## lane 1
==> flow/design.v <==
module fifo #(parameter WIDTH = 592, DEPTH = 4) (
    input  logic                 clk,
    input  logic                 rst_n,
    input  logic                 pop,
    input  logic                 push,
    input  logic [WIDTH-1:0]     write_data,
    output logic [WIDTH-1:0]     read_data,
    output logic                 fifo_full,
    output logic                 fifo_empty
);
    logic [WIDTH-1:0] buffer [0:DEPTH-1];
    logic [$clog2(DEPTH)-1:0] read_pointer, write_pointer;
    logic [$clog2(DEPTH):0]   count;
    assign fifo_empty = (count == 0);
    assign fifo_full  = (count == DEPTH);
    assign read_data = buffer[read_pointer];
    always_ff @(posedge clk or negedge rst_n) begin
        if (!rst_n)
            count <= 0;
        else if (push && !fifo_full && !(pop && !fifo_empty))
            count <= count + 1;
        else if (pop && !fifo_empty && !(push && !fifo_full))
            count <= count - 1;
    end
    always_ff @(posedge clk or negedge rst_n) begin
        if (!rst_n) begin
            write_pointer <= 0;
            for (int k = 0; k < DEPTH; k++)
                buffer[k] <= 0;
        end 
        else if (push && !fifo_full) begin
            buffer[write_pointer] <= write_data;
            if (write_pointer == DEPTH-1)
                write_pointer <= 0;          
            else
                write_pointer <= write_pointer + 1;
        end
    end
    always_ff @(posedge clk or negedge rst_n) begin
        if (!rst_n) begin
            read_pointer <= 0;
        end
        else if (pop && !fifo_empty) begin
            if (read_pointer == DEPTH-1)
                read_pointer <= 0;           
            else
                read_pointer <= read_pointer + 1;
        end
    end
endmodule
module header_parser (
	input  logic         clk,
	input  logic         rst_n,
	input  logic         beat_valid,    
	input  logic [7:0]   beat_data,
	input  logic         beat_last,     
	output logic         meta_valid,    
	output logic [367:0] metadata
	);
localparam HDR_BYTES = 48;
logic [7:0]  hdr [0:HDR_BYTES-1];
logic [15:0] byte_cnt;                      
always_ff @(posedge clk or negedge rst_n) begin
	if (!rst_n) begin
		byte_cnt <= 0;
		for (int k = 0; k < HDR_BYTES; k++)
			hdr[k] <= 0;
	end
	else if (beat_valid) begin
		if (beat_last) begin
			byte_cnt <= 0;
			for (int k = 0; k < HDR_BYTES; k++)
				hdr[k] <= 0;
		end
		else begin
			for (int k = 0; k < HDR_BYTES; k++)
				if (byte_cnt == k)
					hdr[k] <= beat_data;
			if (byte_cnt != 16'hFFFF)
				byte_cnt <= byte_cnt + 1;
		end
	end
end
logic [7:0] h [0:HDR_BYTES-1];
genvar i;
generate
	for (i = 0; i < HDR_BYTES; i++) begin : BYPASS
		assign h[i] = (beat_valid && byte_cnt == i) ? beat_data : hdr[i];
	end
endgenerate
logic [47:0]  dest_mac, src_mac;
logic [15:0]  eth_type, total_length;
logic [3:0]   version, ihl;
logic [7:0]   protocol;
logic [31:0]  src_ip, dest_ip;
logic [111:0] payload;
logic [15:0]  pkt_bytes;
logic [15:0]  csum;
logic [15:0]  flags;
assign dest_mac     = {h[0], h[1], h[2], h[3], h[4], h[5]};
assign src_mac      = {h[6], h[7], h[8], h[9], h[10], h[11]};
assign eth_type     = {h[12], h[13]};
assign version      = h[14][7:4];
assign ihl          = h[14][3:0];
assign total_length = {h[16], h[17]};
assign protocol     = h[23];
assign src_ip       = {h[26], h[27], h[28], h[29]};
assign dest_ip      = {h[30], h[31], h[32], h[33]};
generate
	for (i = 0; i < 14; i++) begin : PAY
		assign payload[8*i +: 8] = h[34+i];
	end
endgenerate
assign pkt_bytes = (byte_cnt == 16'hFFFF) ? 16'hFFFF : byte_cnt + 16'd1;
logic [19:0] word_sum;
logic [16:0] fold1;
always_comb begin
	word_sum = 0;
	for (int w = 0; w < 10; w++)
		word_sum = word_sum + {4'b0, h[14+2*w], h[15+2*w]};
end
assign fold1 = {1'b0, word_sum[15:0]} + {13'b0, word_sum[19:16]};
assign csum  = fold1[15:0] + {15'b0, fold1[16]};
logic is_ipv4, is_ipv6, is_short, csum_ok, len_ok;
assign is_ipv4  = (eth_type == 16'h0800);
assign is_ipv6  = (eth_type == 16'h86DD);
assign is_short = (pkt_bytes < HDR_BYTES);
assign csum_ok  = is_ipv4 && (version == 4'd4) && (ihl == 4'd5) && (csum == 16'hFFFF);
assign len_ok   = is_ipv4 && ({1'b0, total_length} + 17'd14 == {1'b0, pkt_bytes});
assign flags    = {11'b0, len_ok, csum_ok, is_short, is_ipv6, is_ipv4};
assign meta_valid = beat_valid && beat_last;
assign metadata   = {flags, csum, pkt_bytes, payload, dest_ip, src_ip,
                     protocol, total_length, version, ihl, eth_type,
                     src_mac, dest_mac};
endmodule
module packet_parser (
	input  logic         clk,
	input  logic         rst_n,       
	input  logic         s_tvalid,
	input  logic [7:0]   s_tdata,
	input  logic         s_tlast,
	output logic         s_tready,
	output logic         m_tvalid,
	input  logic         m_tready,
	output logic [367:0] m_tdata
	);
localparam METADATA_WIDTH = 368;
logic                      fifo_full, fifo_empty;
logic                      push;
logic [METADATA_WIDTH-1:0] write_data;
assign s_tready = !fifo_full;
header_parser parser (
	.clk        (clk),
	.rst_n      (rst_n),
	.beat_valid (s_tvalid && s_tready),
	.beat_data  (s_tdata),
	.beat_last  (s_tlast),
	.meta_valid (push),
	.metadata   (write_data)
);
fifo #(.WIDTH(METADATA_WIDTH), .DEPTH(4)) meta_fifo (
	.clk        (clk),
	.rst_n      (rst_n),
	.pop        (m_tready),
	.push       (push),
	.write_data (write_data),
	.read_data  (m_tdata),
	.fifo_full  (fifo_full),
	.fifo_empty (fifo_empty)
);
assign m_tvalid = !fifo_empty;
endmodule
make LEC_CHECK=0 CAP_MARGIN=20 CORE_MARGIN=2 CORE_UTILIZATION=51 PLACE_DENSITY=0.6 SLEW_MARGIN=20 finish   # period 7.47 ns
run.sh (not shown) runs the stock make flow with config.mk's settings and CLKGATE_MAP_FILE=.
Lane 1 finished all stages; however, its layout fails the closing checks, the failures being negative setup slack.
Input changes introduced in lane 2 (baseline for comparison: lane 1):
# lane 1
export LEC_CHECK = 0
export CAP_MARGIN = 20
export CORE_MARGIN = 2
export CORE_UTILIZATION = 51
export PLACE_DENSITY = 0.6
export SLEW_MARGIN = 20
create_clock -name core_clock -period 7.47 [get_ports {clk}]
# lane 2
export LEC_CHECK = 0
export CAP_MARGIN = 20
export CELL_PAD_IN_SITES_DETAIL_PLACEMENT = 2
export CELL_PAD_IN_SITES_GLOBAL_PLACEMENT = 2
export CORE_ASPECT_RATIO = 1.85
export CORE_MARGIN = 2
export CORE_UTILIZATION = 40
export CTS_CLUSTER_DIAMETER = 145
export HOLD_SLACK_MARGIN = 0.09
export SETUP_SLACK_MARGIN = 0.26
export SLEW_MARGIN = 20
export TNS_END_PERCENT = 10
create_clock -name core_clock -period 13.5 [get_ports {clk}]
==> results <==
Lane 2 reached the final stage; the timing, design-rule and antenna checks on its layout passed. In the reports for lane 2 and lane 1, the smaller worst setup slack belongs to lane 1. Looking at worst-path cell with the longest stage delay, the fa_1 result is from lane 2; the or4_1 one comes from lane 1. The final reports for lane 2 and lane 1 show fraction of area in multi-input gates higher in the former. The cell depth of the worst setup path of lane 2 exceeds that of lane 1 by 5. Per the comparison of lane 2 with lane 1, final cell count increased about 2.8%; number of buffers outside the clock class in the layout went down.
### lane 2 -> lane 3
# lane 2
export LEC_CHECK = 0
export CAP_MARGIN = 20
export CELL_PAD_IN_SITES_DETAIL_PLACEMENT = 2
export CELL_PAD_IN_SITES_GLOBAL_PLACEMENT = 2
export CORE_ASPECT_RATIO = 1.85
export CORE_MARGIN = 2
export CORE_UTILIZATION = 40
export CTS_CLUSTER_DIAMETER = 145
export HOLD_SLACK_MARGIN = 0.09
export SETUP_SLACK_MARGIN = 0.26
export SLEW_MARGIN = 20
export TNS_END_PERCENT = 10
create_clock -name core_clock -period 13.5 [get_ports {clk}]
# lane 3
export LEC_CHECK = 0
export ABC_AREA = 1
export CAP_MARGIN = 20
export CORE_MARGIN = 2
export CORE_UTILIZATION = 62
export CTS_CLUSTER_DIAMETER = 372
export PLACE_DENSITY = 0.6
export SETUP_SLACK_MARGIN = 0.69
export SLEW_MARGIN = 20
create_clock -name core_clock -period 7.39 [get_ports {clk}]
--- outcome ---
Final checks on lane 3, whose flow otherwise completed, came back failing, citing negative setup slack. Lane 3 vs lane 2 — number of standard cells in the layout, taps in and fillers out climbed by more than 10%. s_tdata[2] as the first element of the critical path was reported by lane 3, and s_tvalid by lane 2. Lane 2 → lane 3: clock power share fell by 12 points; total leakage power rose by 5.5 nW; post-route total power rose by about 160%.
diff inputs: lane 3 => lane 4
# lane 3
export LEC_CHECK = 0
export ABC_AREA = 1
export CAP_MARGIN = 20
export CORE_MARGIN = 2
export CORE_UTILIZATION = 62
export CTS_CLUSTER_DIAMETER = 372
export PLACE_DENSITY = 0.6
export SETUP_SLACK_MARGIN = 0.69
export SLEW_MARGIN = 20
create_clock -name core_clock -period 7.39 [get_ports {clk}]
# lane 4
export LEC_CHECK = 0
export CAP_MARGIN = 20
export CORE_MARGIN = 2
export CORE_UTILIZATION = 62
export PLACE_DENSITY = 0.6
export SLEW_MARGIN = 20
create_clock -name core_clock -period 7.39 [get_ports {clk}]
==> results <==
- Finished, but not clean: lane 4, with negative setup slack.
- Clock network contribution to total cell area: lane 4 > lane 3
- Side by side, share of the core filled with cells in the final layout turned out higher in lane 4 than in lane 3.
- Diff lane 4..lane 3 | maximum level of the CTS H-tree | unchanged
- Sort lane 3 and lane 4 by wire length after detailed routing, ascending, and lane 4 comes first.
- Relative to lane 3, wire length of the first global-routing pass has decreased by 5.5% in lane 4.
- The overall power reported for lane 4 is smaller than that of lane 3 by about 30%.
- Comparing lane 3 and lane 4, the higher shortest period the worst path allows was measured on lane 4.
- Lane 4 vs lane 3 — area added between synthesis and finish rose 0.65 points.
- Taking lane 3 as the reference, in lane 4 average via count per standard cell rose 0.36, number of rows in the core area fell 1.5%.
#### Input delta (lane 5 over lane 4)
# lane 4
export LEC_CHECK = 0
export CAP_MARGIN = 20
export CORE_MARGIN = 2
export CORE_UTILIZATION = 62
export PLACE_DENSITY = 0.6
export SLEW_MARGIN = 20
create_clock -name core_clock -period 7.39 [get_ports {clk}]
# lane 5
export LEC_CHECK = 0
export ABC_AREA = 0
export CAP_MARGIN = 20
export CELL_PAD_IN_SITES_GLOBAL_PLACEMENT = 0
export CORE_MARGIN = 2
export CORE_UTILIZATION = 70
export CTS_CLUSTER_DIAMETER = 162
export CTS_CLUSTER_SIZE = 15
export PLACE_DENSITY_LB_ADDON = 0.02
export SETUP_SLACK_MARGIN = 1.29
export SLEW_MARGIN = 35
export TNS_END_PERCENT = 95
create_clock -name core_clock -period 8.1 [get_ports {clk}]
### Flow results
Status lane 5: flow complete, layout not clean - negative setup slack
The count of plain and timing-repair buffers in the layout of lane 4 and that of lane 5 are within noise of each other.
When lane 5 is set beside lane 4, its net switching power turns out to be 0.0013 W smaller.
Lane 4 has a lower combinational power share than lane 5.
Global-route met1 utilization for lane 5: 4.0 points up relative to lane 4
Final area for lane 5 is lower than for lane 4.
Number of instances resized during post-cts repair (lane 5 / lane 4): 1.6
Lane 5 reports a higher overall routing resource usage than lane 4 does.
Diff lane 5 and lane 4: die area higher in lane 4
Power figures rest on the tool's default switching activity, not on a simulated workload.
